==> inputs of 02-10 <==
// DilatedCausal1DConv
module DilatedCausal1DConv #(
    parameter integer DILATION_FACTOR = 2,
    parameter integer KERNEL_SIZE = 3,
    parameter integer INPUT_CHANNELS = 16,
    parameter integer OUTPUT_CHANNELS = 16
)(
    input clk,
    input reset,
    input wire [INPUT_CHANNELS*8-1:0] x,  
    output reg [OUTPUT_CHANNELS*8-1:0] y,  
    input h_write,
    input [7:0] h_index_channel,
    input [7:0] h_index_filter,
    input [7:0] h_value    
    );
make LEC_CHECK=0 ABC_AREA=0 CAP_MARGIN=35 CORE_ASPECT_RATIO=1.17 CORE_MARGIN=2 CORE_UTILIZATION=72 CTS_CLUSTER_DIAMETER=44 CTS_CLUSTER_SIZE=37 MAX_ROUTING_LAYER=met5 PLACE_DENSITY=0.42 SETUP_SLACK_MARGIN=1.81 SLEW_MARGIN=20 TNS_END_PERCENT=70 finish   # period 6.23 ns
run.sh (not shown) runs the stock make flow with config.mk's settings and CLKGATE_MAP_FILE=.
==> 07-07: changes against 02-10 <==
Settings changed: CTS_CLUSTER_DIAMETER 44 to 29, PLACE_DENSITY 0.42 to 0.35.
==> 07-11: changes against 02-10 <==
Settings changed: CAP_MARGIN 35 to 0, CORE_ASPECT_RATIO 1.17 to 0.61, CORE_MARGIN 2 to 9, CORE_UTILIZATION 72 to 54, CTS_CLUSTER_SIZE 37 to 28, MIN_ROUTING_LAYER set to met1, PLACE_DENSITY 0.42 to unset, PLACE_DENSITY_LB_ADDON set to 0.09, TNS_END_PERCENT 70 to unset.
==> flow/constraint.sdc (replaced) <==
create_clock -name core_clock -period 10.7 [get_ports {clk}]
set_input_delay 2.1400 -clock core_clock [delete_from_list [all_inputs] [get_ports {clk}]]
set_output_delay 2.1400 -clock core_clock [all_outputs]
set_load 0.01 [all_outputs]
==> summary of the runs <==
02-10 finished but fails on negative setup slack. 07-07 completed and failed the layout checks on negative setup slack. 07-11 went through all stages and came out clean.
In 07-11 the count of clock-buffer cells in the layout is lower than in 07-07, by 147.
The highest combinational power belongs to 02-10, the lowest to 07-11.
Fmax: 02-10 > 07-07 > 07-11.
In area after synthesis, 07-07 and 07-11 do not differ.
Against 07-11, the hold slack of 07-07 is worse by 0.0034 ns.
Synthesized cell count is the same in 07-07 and 02-10.
Against 07-07, the worst setup slack of 02-10 is better by 0.069 ns.
The highest sequential power belongs to 07-07, the lowest to 07-11.
The highest clock power belongs to 07-07, the lowest to 07-11.
Non-clock buffer count, highest first: 07-07, 02-10, 07-11.

==> lagoon <==
Starting RTL as in the previous note.
Design DilatedCausal1DConv, start of the top module:
module DilatedCausal1DConv #(
    parameter integer DILATION_FACTOR = 2,
    parameter integer KERNEL_SIZE = 3,
    parameter integer INPUT_CHANNELS = 16,
    parameter integer OUTPUT_CHANNELS = 16
)(
    input clk,
    input reset,
    input wire [INPUT_CHANNELS*8-1:0] x,  
    output reg [OUTPUT_CHANNELS*8-1:0] y,  
    input h_write,
    input [7:0] h_index_channel,
    input [7:0] h_index_filter,
    input [7:0] h_value    
    );
clock: 11.0 ns
lec_check: 0
cap_margin: 10
cell_pad_in_sites_detail_placement: 0
core_margin: 2
core_utilization: 59
cts_cluster_size: 90
gpl_timing_driven: 1
max_routing_layer: met5
min_routing_layer: met2
place_density_lb_addon: 0.16
setup_slack_margin: -0.27
slew_margin: 20
==> xenon: changes against lagoon <==
==> flow/config.mk (replaced) <==
export PLATFORM = sky130hd
export DESIGN_NAME = DilatedCausal1DConv
export DESIGN_NICKNAME = DilatedCausal1DConv
export VERILOG_FILES = /design/flow/design.v
export SDC_FILE = /design/flow/constraint.sdc
export NUM_CORES = 4
export LEC_CHECK = 0
export ABC_AREA = 0
export CAP_MARGIN = 15
export CORE_ASPECT_RATIO = 1.17
export CORE_MARGIN = 2
export CORE_UTILIZATION = 72
export CTS_CLUSTER_DIAMETER = 44
export CTS_CLUSTER_SIZE = 37
export MAX_ROUTING_LAYER = met5
export PLACE_DENSITY_LB_ADDON = 0.18
export SETUP_SLACK_MARGIN = 1.81
export SLEW_MARGIN = 20
export TNS_END_PERCENT = 70
==> flow/constraint.sdc (replaced) <==
create_clock -name core_clock -period 6.23 [get_ports {clk}]
set_input_delay 1.2460 -clock core_clock [delete_from_list [all_inputs] [get_ports {clk}]]
set_output_delay 1.2460 -clock core_clock [all_outputs]
set_load 0.01 [all_outputs]
==> nickel: changes against lagoon <==
==> flow/config.mk (replaced) <==
export PLATFORM = sky130hd
export DESIGN_NAME = DilatedCausal1DConv
export DESIGN_NICKNAME = DilatedCausal1DConv
export VERILOG_FILES = /design/flow/design.v
export SDC_FILE = /design/flow/constraint.sdc
export NUM_CORES = 4
export LEC_CHECK = 0
export CAP_MARGIN = 20
export CORE_ASPECT_RATIO = 0.85
export CORE_MARGIN = 2
export CORE_UTILIZATION = 72
export CTS_CLUSTER_SIZE = 13
export PLACE_DENSITY = 0.95
export SLEW_MARGIN = 20
==> flow/constraint.sdc (replaced) <==
create_clock -name core_clock -period 6.55 [get_ports {clk}]
set_input_delay 1.3100 -clock core_clock [delete_from_list [all_inputs] [get_ports {clk}]]
set_output_delay 1.3100 -clock core_clock [all_outputs]
set_load 0.01 [all_outputs]
==> garnet: changes against lagoon <==
==> flow/config.mk (replaced) <==
export PLATFORM = sky130hd
export DESIGN_NAME = DilatedCausal1DConv
export DESIGN_NICKNAME = DilatedCausal1DConv
export VERILOG_FILES = /design/flow/design.v
export SDC_FILE = /design/flow/constraint.sdc
export NUM_CORES = 4
export LEC_CHECK = 0
export CAP_MARGIN = 20
export CORE_MARGIN = 2
export CORE_UTILIZATION = 40
export SLEW_MARGIN = 20
==> flow/constraint.sdc (replaced) <==
create_clock -name core_clock -period 6.95 [get_ports {clk}]
set_input_delay 1.3900 -clock core_clock [delete_from_list [all_inputs] [get_ports {clk}]]
set_output_delay 1.3900 -clock core_clock [all_outputs]
set_load 0.01 [all_outputs]
==> comparison <==
nickel failed in 5_1_grt. lagoon completed without violations. xenon ran to the end with violations: setup timing. garnet completed without violations. Synthesized area is the same in garnet and xenon. In garnet the cell area is lower than in xenon, by about 8%. In critical path depth, garnet and xenon do not differ. Clock power, lowest first: lagoon, garnet, xenon. Count of clock-buffer cells in the layout: lagoon is lower than xenon (21). Of lagoon and xenon, xenon has the higher hold slack (gap 0.0092 ns). Between lagoon and xenon, the lower power is in lagoon (gap 53%, measured against xenon). Of lagoon and xenon, xenon has the higher final cell count (gap about 8%, measured against xenon).
==> figures <==
                                                                           nickel                    lagoon                    garnet                     xenon
Run status                                                  stopped before the end   complete, no violations   complete, no violations  finished with violations
Failing step                                                               5_1_grt                         -                         -                         -
Layout check failures                                                            -                         -                         -              setup timing
Kind of start point of the critical path                                         -                  register                  register                  register
Power, Total                                                                     -                   13.2 mW                   21.5 mW                   27.8 mW
Placeable Area                                                          220000 um2                268000 um2                396000 um2                220000 um2
Sequential Power                                                                 -                   4.86 mW                   7.60 mW                   8.47 mW
DRC violation count after routing                                                -                         0                         0                         0
Setup-failing EPs final                                                          -                         0                         0                       127
Maximum fanout count along the critical path                                     -                         9                         9                         7
Max IR drop VDD                                                                  -                    109 uV                    153 uV                    239 uV
Hold Crit Start                                                                  -  x_delay[58][5]$_DFF_PP0_  x_delay[28][3]$_DFF_PP0_  x_delay[73][7]$_DFF_PP0_
Post-layout minimum cycle time                                                   -                   7.54 ns                   6.88 ns                   7.37 ns
Placement Rows                                                                 159                       190                       231                       186
Total power per unit cell area                                                   -               76.4 nW/um2                119 nW/um2                142 nW/um2
Share of final layout cell area taken by non-clock buffers                       -                     1.79%                     4.14%                     10.3%
Slowest cell on the critical path                                                -     sky130_fd_sc_hd__fa_1     sky130_fd_sc_hd__fa_2     sky130_fd_sc_hd__fa_1
CP endpoint kind                                                                 -                  register                  register                  register
Number of setup buffers added after CTS                                        272                         0                         1                       195
Clock-pin slew on the worst setup and hold paths                                 -                   0.07 ns                   0.06 ns                   0.08 ns

==> inputs of v23 <==
Starting RTL as in the previous note.
export LEC_CHECK = 0
export ABC_AREA = 0
export CAP_MARGIN = 5
export CORE_ASPECT_RATIO = 0.61
export CORE_MARGIN = 4
export CORE_UTILIZATION = 54
export CTS_CLUSTER_DIAMETER = 44
export CTS_CLUSTER_SIZE = 37
export MAX_ROUTING_LAYER = met4
export PLACE_DENSITY_LB_ADDON = 0.06
export SETUP_SLACK_MARGIN = 1.81
export SLEW_MARGIN = 20
create_clock -name core_clock -period 10.7 [get_ports {clk}]
==> v1: changes against v23 <==
==> flow/config.mk (replaced) <==
export PLATFORM = sky130hd
export DESIGN_NAME = DilatedCausal1DConv
export DESIGN_NICKNAME = DilatedCausal1DConv
export VERILOG_FILES = /design/flow/design.v
export SDC_FILE = /design/flow/constraint.sdc
export NUM_CORES = 4
export LEC_CHECK = 0
export CAP_MARGIN = 20
export CORE_MARGIN = 2
export CORE_UTILIZATION = 72
export CTS_CLUSTER_DIAMETER = 124
export CTS_CLUSTER_SIZE = 10
export SLEW_MARGIN = 20
==> flow/constraint.sdc (replaced) <==
create_clock -name core_clock -period 5.19 [get_ports {clk}]
set_input_delay 1.0380 -clock core_clock [delete_from_list [all_inputs] [get_ports {clk}]]
set_output_delay 1.0380 -clock core_clock [all_outputs]
set_load 0.01 [all_outputs]
==> v5: changes against v23 <==
==> flow/config.mk (replaced) <==
export PLATFORM = sky130hd
export DESIGN_NAME = DilatedCausal1DConv
export DESIGN_NICKNAME = DilatedCausal1DConv
export VERILOG_FILES = /design/flow/design.v
export SDC_FILE = /design/flow/constraint.sdc
export NUM_CORES = 4
export LEC_CHECK = 0
export ABC_AREA = 0
export CAP_MARGIN = 20
export CORE_MARGIN = 2
export CORE_UTILIZATION = 72
export CTS_CLUSTER_DIAMETER = 397
export CTS_CLUSTER_SIZE = 13
export HOLD_SLACK_MARGIN = -0.09
export PLACE_DENSITY = 0.4
export SETUP_SLACK_MARGIN = 1.14
export SLEW_MARGIN = 20
==> flow/constraint.sdc (replaced) <==
create_clock -name core_clock -period 3.86 [get_ports {clk}]
set_input_delay 0.7720 -clock core_clock [delete_from_list [all_inputs] [get_ports {clk}]]
set_output_delay 0.7720 -clock core_clock [all_outputs]
set_load 0.01 [all_outputs]
==> comparison <==
- v1 reached the layout checks and failed them: negative setup slack. v5 completed and failed the layout checks on negative setup slack. v23 finished with timing, DRC and antenna clean.
- Core utilization: v1 > v5 > v23.
- Between v5 and v1, the lower worst hold slack is in v1 (gap 0.0034 ns).
- Against v5, the count of clock-buffer cells in the layout of v1 is higher by 53.
- Worst setup slack, lowest first: v5, v1, v23.
- The highest via count belongs to v1, the lowest to v23.
- Against v5, the total power of v23 is smaller by about 60%.
- The highest sequential share of layout area belongs to v23, the lowest to v1.
- The lowest clock skew belongs to v1, the highest to v23.

==> v3: inputs <==
==> flow/design.v <==
`timescale 1ns / 1ps
module DilatedCausal1DConv #(
    parameter integer DILATION_FACTOR = 2,
    parameter integer KERNEL_SIZE = 3,
    parameter integer INPUT_CHANNELS = 16,
    parameter integer OUTPUT_CHANNELS = 16
)(
    input clk,
    input reset,
    input wire [INPUT_CHANNELS*8-1:0] x,  
    output reg [OUTPUT_CHANNELS*8-1:0] y,  
    input h_write,
    input [7:0] h_index_channel,
    input [7:0] h_index_filter,
    input [7:0] h_value    
    );
    localparam integer TAPS = DILATION_FACTOR*(KERNEL_SIZE-1) + 1;
    reg signed [7:0] h [0:INPUT_CHANNELS*KERNEL_SIZE-1];        
    reg signed [7:0] x_delay [0:INPUT_CHANNELS*TAPS-1];          
    reg signed [15:0] mul [0:INPUT_CHANNELS*KERNEL_SIZE-1];
    reg signed [15:0] sum [0:OUTPUT_CHANNELS-1];
    integer i,j;
    always @(posedge clk or posedge reset) begin
        if(reset) begin
        for(i = 0; i <= INPUT_CHANNELS-1; i= i+1) begin
            for (j = 0; j <= (DILATION_FACTOR*(KERNEL_SIZE-1)); j = j + 1) begin
                x_delay[i*TAPS+j] <= 8'sh0;
            end           
        end
    end
        else begin
        for(i = 0; i <= INPUT_CHANNELS-1; i= i+1) begin
            for(j=(DILATION_FACTOR*(KERNEL_SIZE-1)); j>0; j=j-1) begin
                x_delay[i*TAPS+j] <= x_delay[i*TAPS+j-1];
            end
            x_delay[i*TAPS] <= x[i*8 +: 8];
        end
    end
end
    always @ (posedge clk or posedge reset) begin  
        if(reset) begin
            for(i = 0; i <= INPUT_CHANNELS-1; i= i+1) begin
                for(j=0; j<KERNEL_SIZE; j=j+1) begin
                    h[i*KERNEL_SIZE+j] <= 8'd1 + j;
                end
            end
        end
        else begin
            for(i = 0; i <= INPUT_CHANNELS-1; i= i+1) begin
                for(j=0; j<KERNEL_SIZE; j=j+1) begin
                    if(h_write == 1 && h_index_channel == i && h_index_filter == j) begin
                        h[i*KERNEL_SIZE+j] <= h_value;
                    end
                end
            end
        end
    end    
always @(*) begin
    for(i = 0; i <= INPUT_CHANNELS-1; i= i+1) begin
        sum[i] = 0;
        for (j = 0; j < KERNEL_SIZE; j = j + 1) begin
            sum[i] = sum[i] + mul[i*KERNEL_SIZE+j];
        end
     end
end
always @(*) begin
    for(i = 0; i <= INPUT_CHANNELS-1; i= i+1) begin
        for(j=0; j< KERNEL_SIZE; j = j + 1) begin
            mul[i*KERNEL_SIZE+j] = x_delay[i*TAPS+DILATION_FACTOR * j] * h[i*KERNEL_SIZE+j];
        end
    end
end
always @(posedge clk or posedge reset) begin
    if (reset) begin
        for(i = 0; i <= OUTPUT_CHANNELS-1; i= i+1) begin
            y[i*8 +: 8] <= 8'sh0;
        end
    end
    else begin
        for(i = 0; i <= OUTPUT_CHANNELS-1; i= i+1) begin
            if(sum[i] >= 127) begin
                y[i*8 +: 8] <= 8'd127;
            end
            else if(sum[i] <=-128) begin
                y[i*8 +: 8] <= -8'd128;
            end
            else begin
                y[i*8 +: 8] <= sum[i][7:0];
            end
        end    
    end
end
endmodule
==> flow/run.sh <==
#!/bin/bash
# the make line also repeats each setting of config.mk as NAME=value (left out here)
make -C /OpenROAD-flow-scripts/flow DESIGN_CONFIG=/design/flow/config.mk WORK_HOME=/design/flow/orfs CLKGATE_MAP_FILE= finish
==> flow/config.mk <==
export PLATFORM = sky130hd
export DESIGN_NAME = DilatedCausal1DConv
export DESIGN_NICKNAME = DilatedCausal1DConv
export VERILOG_FILES = /design/flow/design.v
export SDC_FILE = /design/flow/constraint.sdc
export NUM_CORES = 4
export LEC_CHECK = 0
export CAP_MARGIN = 20
export CELL_PAD_IN_SITES_DETAIL_PLACEMENT = 1
export CELL_PAD_IN_SITES_GLOBAL_PLACEMENT = 0
export CORE_MARGIN = 2
export CORE_UTILIZATION = 19
export GPL_TIMING_DRIVEN = 0
export HOLD_SLACK_MARGIN = 0.0
export PLACE_DENSITY_LB_ADDON = 0.19
export SETUP_SLACK_MARGIN = 1.52
export SLEW_MARGIN = 15
==> flow/constraint.sdc <==
create_clock -name core_clock -period 5.17 [get_ports {clk}]
set_input_delay 1.0340 -clock core_clock [delete_from_list [all_inputs] [get_ports {clk}]]
set_output_delay 1.0340 -clock core_clock [all_outputs]
set_load 0.01 [all_outputs]
==> v29 (differences from v3) <==
Settings changed: CELL_PAD_IN_SITES_DETAIL_PLACEMENT 1 to unset, CELL_PAD_IN_SITES_GLOBAL_PLACEMENT 0 to unset, CORE_UTILIZATION 19 to 72, CTS_CLUSTER_DIAMETER set to 345, CTS_CLUSTER_SIZE set to 13, GPL_TIMING_DRIVEN 0 to unset, HOLD_SLACK_MARGIN 0.0 to -0.08, PLACE_DENSITY_LB_ADDON 0.19 to unset, SETUP_SLACK_MARGIN 1.52 to unset, SLEW_MARGIN 15 to 20.
==> flow/constraint.sdc (replaced) <==
create_clock -name core_clock -period 3.86 [get_ports {clk}]
set_input_delay 0.7720 -clock core_clock [delete_from_list [all_inputs] [get_ports {clk}]]
set_output_delay 0.7720 -clock core_clock [all_outputs]
set_load 0.01 [all_outputs]
==> v2 (differences from v3) <==
Settings changed: CELL_PAD_IN_SITES_DETAIL_PLACEMENT 1 to 2, CELL_PAD_IN_SITES_GLOBAL_PLACEMENT 0 to unset, CORE_ASPECT_RATIO set to 0.59, CORE_MARGIN 2 to 7, CORE_UTILIZATION 19 to 39, CTS_CLUSTER_SIZE set to 94, GPL_TIMING_DRIVEN 0 to unset, HOLD_SLACK_MARGIN 0.0 to unset, MIN_ROUTING_LAYER set to met1, PLACE_DENSITY_LB_ADDON 0.19 to 0.22, SETUP_SLACK_MARGIN 1.52 to -0.3, SLEW_MARGIN 15 to 20.
==> flow/constraint.sdc (replaced) <==
create_clock -name core_clock -period 5.91 [get_ports {clk}]
set_input_delay 1.1820 -clock core_clock [delete_from_list [all_inputs] [get_ports {clk}]]
set_output_delay 1.1820 -clock core_clock [all_outputs]
set_load 0.01 [all_outputs]
==> comparison <==
v3 reached the layout checks and failed them: setup timing. v29 produced a layout that fails on setup timing. v2 aborted during 5_1_grt (ODB-0269). In flip-flop count, v29 and v3 do not differ. Of v29 and v3, v29 has the higher non-clock buffer count (gap 1180). Against v3, the critical path depth of v29 is higher by 3. Between v3 and v29, the lower sequential share of layout area is in v3 (gap 0.44 points). Of v29 and v3, v29 has the higher hold slack (gap 0.020 ns). The first-iteration DRC count of v29 is 2.7 times that of v3. Against v29, the clock power of v3 is higher by 39%. Via count: v3 is smaller than v29 (11%). Fmax: v3 is smaller than v29 (about 0.4%). In synthesized cell count, v3 and v29 do not differ.
Power is estimated from default activity; no workload was simulated.
